==> flow/design.v (excerpt) <==
module system_bus
	#(parameter DATA_WIDTH = 8, 
	parameter ADDR_WIDTH = 14, 
	parameter NO_OF_MASTER = 4, 
	parameter NO_OF_SLAVE = 8,
	parameter [NO_OF_SLAVE*ADDR_WIDTH-1:0] SLAVE_BASE_ADDR = {14'd10, 14'd20, 14'd30, 14'd40, 14'd50, 14'd60, 14'd70, 14'd80}, 
	parameter [NO_OF_SLAVE*ADDR_WIDTH-1:0] SLAVE_END_ADDR = {14'd19, 14'd29, 14'd39, 14'd49, 14'd59, 14'd69, 14'd79, 14'd89}
	) 
	(
	input clk,
	input reset_n,
	input [ADDR_WIDTH*NO_OF_MASTER-1:0]  addr_avm, 
	output [DATA_WIDTH*NO_OF_MASTER-1:0]  readdata_avm,
	input [DATA_WIDTH*NO_OF_MASTER-1:0]  writedata_avm, 
	input [NO_OF_MASTER-1:0]  readen_avm,
	input [NO_OF_MASTER-1:0]  writeen_avm,
	output [NO_OF_MASTER-1:0]  readvalid_avm,
	output [NO_OF_MASTER-1:0]  writevalid_avm,
	input [NO_OF_MASTER-1:0]  waitrequest_avm,
	input [4*NO_OF_MASTER-1:0]priority_no,
	output [ADDR_WIDTH*NO_OF_SLAVE-1:0]  addr_avs,
	input [DATA_WIDTH*NO_OF_SLAVE-1:0]  readdata_avs,
	output [DATA_WIDTH*NO_OF_SLAVE-1:0]  writedata_avs,
	output [NO_OF_SLAVE-1:0]  readen_avs,
	output [NO_OF_SLAVE-1:0]  writeen_avs,
	input [NO_OF_SLAVE-1:0]  readvalid_avs,
	input [NO_OF_SLAVE-1:0]  writevalid_avs,
	output reg [NO_OF_SLAVE-1:0]  waitrequest_avs
	);
Size in the first run: roughly 4200 cells after synthesis, about 440 I/O pins, about 0.034 sq mm of cells after synthesis.
clock: 8.98 ns
lec_check: 0
abc_area: 1
cap_margin: 15
cell_pad_in_sites_detail_placement: 1
cell_pad_in_sites_global_placement: 0
core_aspect_ratio: 0.61
core_margin: 4
core_utilization: 40
hold_slack_margin: 0.12
max_routing_layer: met4
min_routing_layer: met2
slew_margin: 5
run.sh (not shown) runs the stock make flow with config.mk's settings and CLKGATE_MAP_FILE=.
The starting point failed in global routing.
Change:
CAP_MARGIN = 25   (was 15)
CELL_PAD_IN_SITES_DETAIL_PLACEMENT = unset   (was 1)
CELL_PAD_IN_SITES_GLOBAL_PLACEMENT = 3   (was 0)
CORE_MARGIN = 2   (was 4)
HOLD_SLACK_MARGIN = unset   (was 0.12)
MIN_ROUTING_LAYER = unset   (was met2)
Outcome:
- The new run ran to the end with no violations
- die area decreases by 2.7%
- area after synthesis does not change
- synthesized cell count stays the same
Change:
ABC_AREA = unset   (was 1)
CAP_MARGIN = 20   (was 25)
CELL_PAD_IN_SITES_GLOBAL_PLACEMENT = unset   (was 3)
CORE_ASPECT_RATIO = unset   (was 0.61)
CORE_UTILIZATION = 59   (was 40)
MAX_ROUTING_LAYER = unset   (was met4)
PLACE_DENSITY = 0.6   (was unset)
SLEW_MARGIN = 20   (was 5)
clock period = 3.74 ns   (was 8.98 ns; I/O delays follow)
After rerunning: Design area went down by 0.58%. Non-clock buffer count rose by 246. Global-route usage rose by 7.0 points. Total power grows to 2.7 times its value. Via count drops by 6.0%. Die area is lower by 36%. Clock skew goes down by 0.050 ns. Synthesized area decreases by 5.8%. Register-to-register slack degrades by 4.9 ns. Count of clock-buffer cells in the layout came out higher by 12.
Change:
CAP_MARGIN = 30   (was 20)
CORE_UTILIZATION = 40   (was 59)
PLACE_DENSITY = unset   (was 0.6)
clock period = 8.98 ns   (was 3.74 ns; I/O delays follow)
What happened: Synthesized cell count is unchanged; first-iteration DRC count fell by about 27%; hold slack is better by 0.24 ns.

========
== willow ==
system_bus again, from the RTL that the note above started with.
==> flow/config.mk <==
export PLATFORM = sky130hd
export DESIGN_NAME = system_bus
export DESIGN_NICKNAME = system_bus
export VERILOG_FILES = /design/flow/design.v
export SDC_FILE = /design/flow/constraint.sdc
export NUM_CORES = 4
export LEC_CHECK = 0
export ABC_AREA = 1
export CAP_MARGIN = 25
export CELL_PAD_IN_SITES_DETAIL_PLACEMENT = 0
export CELL_PAD_IN_SITES_GLOBAL_PLACEMENT = 1
export CORE_ASPECT_RATIO = 0.85
export CORE_MARGIN = 4
export CORE_UTILIZATION = 17
export CTS_CLUSTER_SIZE = 72
export GPL_ROUTABILITY_DRIVEN = 0
export HOLD_SLACK_MARGIN = 0.02
export MAX_ROUTING_LAYER = met4
export PLACE_DENSITY_LB_ADDON = 0.09
export SLEW_MARGIN = 15
export TNS_END_PERCENT = 5
==> flow/constraint.sdc <==
create_clock -name core_clock -period 5.33 [get_ports {clk}]
set_input_delay 1.0660 -clock core_clock [delete_from_list [all_inputs] [get_ports {clk}]]
set_output_delay 1.0660 -clock core_clock [all_outputs]
set_load 0.01 [all_outputs]
Changes in juniper relative to willow:
--- a/flow/config.mk
+++ b/flow/config.mk
@@ -13,9 +13,13 @@
 export CORE_MARGIN = 4
 export CORE_UTILIZATION = 17
+export CTS_CLUSTER_DIAMETER = 32
 export CTS_CLUSTER_SIZE = 72
 export GPL_ROUTABILITY_DRIVEN = 0
+export GPL_TIMING_DRIVEN = 1
 export HOLD_SLACK_MARGIN = 0.02
-export MAX_ROUTING_LAYER = met4
+export MAX_ROUTING_LAYER = met5
+export MIN_ROUTING_LAYER = met1
 export PLACE_DENSITY_LB_ADDON = 0.09
-export SLEW_MARGIN = 15
-export TNS_END_PERCENT = 5
+export SETUP_SLACK_MARGIN = 1.43
+export SLEW_MARGIN = 0
+export TNS_END_PERCENT = 30
Results
- willow → juniper: clock power share now larger, design internal power +about 56%.
- juniper vs willow, critical path endpoint: addr_avs[92] vs addr_avs[97]
- Diff juniper..willow | top-level port count | unchanged
- Compared juniper vs willow, and synthesis-to-layout area growth is up in juniper.
- | tally of clock buffers in the finished layout | higher: juniper |
- Longest individual stage delay on the worst path: juniper vs willow, no meaningful difference
- Measured against willow, the power of the clock network of juniper comes out at 2.0 times the reference value.
- Relative to willow, final critical-path share of the clock period has decreased by 10 points in juniper.
--- input diff juniper..nickel ---
==> flow/config.mk <==
export PLATFORM = sky130hd
export DESIGN_NAME = system_bus
export DESIGN_NICKNAME = system_bus
export VERILOG_FILES = /design/flow/design.v
export SDC_FILE = /design/flow/constraint.sdc
export NUM_CORES = 4
export LEC_CHECK = 0
export CAP_MARGIN = 25
export CELL_PAD_IN_SITES_DETAIL_PLACEMENT = 0
export CELL_PAD_IN_SITES_GLOBAL_PLACEMENT = 1
export CORE_ASPECT_RATIO = 0.85
export CORE_MARGIN = 2
export CORE_UTILIZATION = 57
export CTS_CLUSTER_SIZE = 72
export SLEW_MARGIN = 15
==> flow/constraint.sdc <==
create_clock -name core_clock -period 3.15 [get_ports {clk}]
set_input_delay 0.6300 -clock core_clock [delete_from_list [all_inputs] [get_ports {clk}]]
set_output_delay 0.6300 -clock core_clock [all_outputs]
set_load 0.01 [all_outputs]
Notes after the runs:
Ran to the end and failed final checks on setup timing: nickel.
The critical path depth in nickel sits 11 above the value recorded for juniper.
Looking at placed cell count, nickel sits about 33% lower than juniper does.
Taking juniper as the reference, in nickel power per cell area now larger; area fraction in full adders, half adders and majority gates comparable; routing usage on met2 now larger.
Inputs modified between nickel and violet:
--- a/flow/config.mk
+++ b/flow/config.mk
@@ -6,10 +6,12 @@
 export NUM_CORES = 4
 export LEC_CHECK = 0
-export CAP_MARGIN = 25
+export ABC_AREA = 1
+export CAP_MARGIN = 0
 export CELL_PAD_IN_SITES_DETAIL_PLACEMENT = 0
-export CELL_PAD_IN_SITES_GLOBAL_PLACEMENT = 1
+export CELL_PAD_IN_SITES_GLOBAL_PLACEMENT = 0
 export CORE_ASPECT_RATIO = 0.85
 export CORE_MARGIN = 2
-export CORE_UTILIZATION = 57
+export CORE_UTILIZATION = 72
 export CTS_CLUSTER_SIZE = 72
+export SETUP_SLACK_MARGIN = 0.74
 export SLEW_MARGIN = 15
==> flow/constraint.sdc <==
create_clock -name core_clock -period 2.88 [get_ports {clk}]
set_input_delay 0.5760 -clock core_clock [delete_from_list [all_inputs] [get_ports {clk}]]
set_output_delay 0.5760 -clock core_clock [all_outputs]
set_load 0.01 [all_outputs]
--- outcome ---
- The remaining runs in violet and nickel completed every stage, whereas violet halted early.
- As of violet, area after synthesis had risen by a few percent compared to nickel.
- Going from nickel to violet, the count of mapped cells out of synthesis was found to have gone up by 21%.
- Higher post-synthesis share of cell area spent on xor and xnor gates goes to nickel over violet.
- Simple-gate share of the synthesized area in violet is 1.3 points above nickel.
- Looking only at overall die width, and setting everything else aside, the lower value of violet and nickel goes to violet.
- violet vs. nickel: mux cell area share after synthesis went down by 2.4 points.
- Of violet and nickel, violet shows the higher area after detailed placement, with nickel below it.

========
Setup of JK:
Starting RTL as in the previous note.
Settings: LEC_CHECK=0, CAP_MARGIN=0, CORE_ASPECT_RATIO=0.5, CORE_MARGIN=2, CORE_UTILIZATION=72, CTS_CLUSTER_DIAMETER=345, CTS_CLUSTER_SIZE=49, PLACE_DENSITY=0.65, SETUP_SLACK_MARGIN=-0.29, SLEW_MARGIN=20; clock period 2.88 ns.
Status: JK FAILED at global routing (5_1_grt) (tool error)
[inputs] MS vs JK
- CTS_CLUSTER_DIAMETER removed (was 345)
- CORE_UTILIZATION changed from 72 to 57
- PLACE_DENSITY removed (was 0.65)
- CAP_MARGIN changed from 0 to 20
- SETUP_SLACK_MARGIN removed (was -0.29)
- CORE_ASPECT_RATIO removed (was 0.5)
- CTS_CLUSTER_SIZE removed (was 49)
- the clock period (ns, I/O delays scaled along) changed from 2.88 to 3.0
## What came out
Final checks on MS, whose flow otherwise completed, came back failing, citing negative setup slack.
Area after detailed placement (lower): JK
Compared with JK, in MS vertical die dimension rose by 57%; horizontal die dimension fell by about 20%.
MS vs JK: H-tree depth reported by CTS up in MS
Chip area estimate from yosys synthesis: JK vs MS, no meaningful difference
Floorplan core area, MS vs JK: up by more than a quarter
Taking MS over JK, the row count ratio works out to 1.6.
Of JK and MS, the run reporting the higher routability congestion estimate from global placement was JK.
Sort JK and MS by CTS buffer count desc -> top: MS
MS -> JK: post-synth design cell area delta 0, exact match
Compared with JK, MS shows a die area that is about 26% higher.
Modified inputs, AL compared to MS
- swapping 57 for 40 in CORE_UTILIZATION
- putting PLACE_DENSITY at 0.6 where nothing was set
- swapping 3.0 for 5.19 in the clock period (ns, I/O delays scaled along)
Results
AL: PASS, flow complete, no timing, DRC or antenna violations. Note that the logic area recorded for AL amounts to 0.940 times the value seen in MS. NOTE: largest incremental delay on the critical path in AL exceeds that of MS. Taking MS as 1.0, AL lands at 0.939 on wire length. AL vs MS: sequential cell area share up. The higher path depth of the worst reg2reg path came out of MS. Status: sequential share of power parity (AL, MS). Delta (AL minus MS): buffer count from post-CTS setup fixing -38, number of cells in the design after placement moved down.
#### Input delta (TR over AL)
- swapping 40 for 26 in CORE_UTILIZATION
Results
Ratio of total power to cell area: TR vs AL down 0.87%. Of AL and TR, TR shows the lower arrival time of the worst setup path, with AL above it. For routed wire length, dividing the value from TR by the value from AL gives 1.08.
No activity file was given, so power comes from the tool's default toggle rates.
